== nickel ==
## arm_core
module arm_core (
    input         clk,
    input         rst,
    output [7:0]  imem_addr,
    input  [31:0] imem_data,
    output [5:0]  dmem_addr,
    output [31:0] dmem_wdata,
    output        dmem_we,
    input  [31:0] dmem_rdata,
    output        wb_en,
    output [3:0]  wb_dest,
    output [31:0] wb_value
);
clock: 8.91 ns
lec_check: 0
abc_area: 1
cap_margin: 20
core_margin: 2
core_utilization: 62
cts_cluster_diameter: 385
cts_cluster_size: 99
place_density: 0.38
setup_slack_margin: -0.77
slew_margin: 20
run.sh (not shown) runs the stock make flow with config.mk's settings and CLKGATE_MAP_FILE=.
The log for nickel ends in 5_1_grt with error ODB-0269, so the run never completed.
Setup changes, nickel to ember
-- flow/config.mk --
<<< nickel, line 8
export ABC_AREA = 1
>>> ember, line 8
<<< nickel, line 11
export CORE_UTILIZATION = 62
export CTS_CLUSTER_DIAMETER = 385
export CTS_CLUSTER_SIZE = 99
export PLACE_DENSITY = 0.38
export SETUP_SLACK_MARGIN = -0.77
>>> ember, line 10
export CORE_UTILIZATION = 65
export SETUP_SLACK_MARGIN = 2.08
==> flow/constraint.sdc <==
create_clock -name core_clock -period 8.29 [get_ports {clk}]
set_input_delay 1.6580 -clock core_clock [delete_from_list [all_inputs] [get_ports {clk}]]
set_output_delay 1.6580 -clock core_clock [all_outputs]
set_load 0.01 [all_outputs]
## What came out
Total of cells resized after clock tree synthesis (ember vs. nickel) increases by more than 100%
ember has synthesized cell count below what nickel had.
ember: it failed during 5_1_grt, and the tool reported GRT-0116.
Comparing ember against nickel, there is no change at all in worst-case clock buffer depth.
Overall die area (ember over nickel): decrease, about 7%
Comparing ember and nickel, the lower fraction of the yosys area taken by sequential cells was measured on nickel.
For the synthesized-area fraction occupied by adder cells, ember came in 0.22 points higher than nickel did.
Relative to nickel, synthesized area decreased by 2.5% in ember.
Post-CTS setup buffer count in ember is 46 above nickel.
| area of the core | ember vs nickel | better |
In the flow results for ember and nickel, the vertical die dimension is smaller on ember.
Maximum level of the CTS H-tree in ember is 2 higher than in nickel
The inputs of lagoon differ from those of ember as listed below.
-- flow/config.mk --
<<< ember, line 10
export CORE_UTILIZATION = 65
export SETUP_SLACK_MARGIN = 2.08
>>> lagoon, line 10
export CORE_UTILIZATION = 70
export PLACE_DENSITY = 0.6
==> flow/constraint.sdc <==
create_clock -name core_clock -period 12.5 [get_ports {clk}]
set_input_delay 2.5000 -clock core_clock [delete_from_list [all_inputs] [get_ports {clk}]]
set_output_delay 2.5000 -clock core_clock [all_outputs]
set_load 0.01 [all_outputs]
[summary]
lagoon: aborted in 5_1_grt (tool error)
CTS buffer count: lagoon vs ember down 1
ember → lagoon: chip area -7.0%; xor-xnor portion of the synthesized cell area ~0 delta; core utilization before placement grew by 5.2 points; post-place setup slack went up 1980 ps; chip area line of the yosys report was more or less identical.
## Diff of input files: harbor against lagoon
-- flow/config.mk --
<<< lagoon, line 10
export CORE_UTILIZATION = 70
export PLACE_DENSITY = 0.6
>>> harbor, line 10
export CORE_UTILIZATION = 64
export SETUP_SLACK_MARGIN = 3.31
==> flow/constraint.sdc <==
create_clock -name core_clock -period 12.0 [get_ports {clk}]
set_input_delay 2.4000 -clock core_clock [delete_from_list [all_inputs] [get_ports {clk}]]
set_output_delay 2.4000 -clock core_clock [all_outputs]
set_load 0.01 [all_outputs]
[summary]
harbor never completed; the flow aborted with a tool error in 5_1_grt. Comparing harbor with lagoon, the sequential share of the synthesized area came out essentially unchanged. Weighted congestion reported at the end of routability-driven placement (lower): harbor. Die size, lagoon and harbor: higher on harbor. Re final HPWL from detailed placement: lagoon and harbor aren't equal, and the higher value belongs to lagoon. Going from lagoon to harbor, the core footprint was found to have gone up by about 9%. Looking at number of cells upsized or downsized after cts, harbor sits above lagoon. Diff lagoon -> harbor: number of sinks driven by the clock tree has remained practically unchanged; die span in x has increased; count of standard-cell rows has increased; placed cell count has increased.

========
Starting RTL as in the previous note.
clock: 13.3 ns
lec_check: 0
abc_area: 1
cap_margin: 20
cell_pad_in_sites_detail_placement: 0
core_margin: 2
core_utilization: 67
cts_cluster_diameter: 229
cts_cluster_size: 61
gpl_routability_driven: 1
gpl_timing_driven: 1
max_routing_layer: met4
setup_slack_margin: 3.66
slew_margin: 20
The starting point aborted during global routing.
Edit:
- ABC_AREA: 1 -> default
- CELL_PAD_IN_SITES_DETAIL_PLACEMENT: 0 -> default
- CORE_UTILIZATION: 67 -> 40
- CTS_CLUSTER_DIAMETER: 229 -> default
- CTS_CLUSTER_SIZE: 61 -> default
- GPL_ROUTABILITY_DRIVEN: 1 -> default
- GPL_TIMING_DRIVEN: 1 -> default
- MAX_ROUTING_LAYER: met4 -> default
- PLACE_DENSITY: default -> 0.6
- SETUP_SLACK_MARGIN: 3.66 -> default
- clock period: 13.3 -> 16.0 ns (I/O delays scaled with it)
=> The changed run completed with no timing, DRC or antenna violations. Synthesized cell count goes down by about 27%. Area after synthesis goes down by 2.5%. Die area goes up by about 60%.
Edit:
- clock period: 16.0 -> 15.7 ns (I/O delays scaled with it)
- synthesized area is unchanged
- design area is about the same
- first-iteration DRC count drops by 5.1%
- worst setup slack got worse by 0.27 ns
Edit:
- CORE_UTILIZATION: 40 -> 72
- PLACE_DENSITY: 0.6 -> default
- PLACE_DENSITY_LB_ADDON: default -> 0.24
- clock period: 15.7 -> 8.29 ns (I/O delays scaled with it)
Result: The changed run failed in global routing. Die size is lower by 44%. Synthesized cell count is unchanged. Synthesized area is unchanged.
Edit:
- CORE_UTILIZATION: 72 -> 57
- PLACE_DENSITY: default -> 0.6
- PLACE_DENSITY_LB_ADDON: 0.24 -> default
- SETUP_SLACK_MARGIN: default -> -1.06
- clock period: 8.29 -> 10.6 ns (I/O delays scaled with it)
This time the run completed, yet does not pass: negative setup slack.
Area after synthesis does not change.
Die size came out higher by 26%.
Synthesized cell count is unchanged.
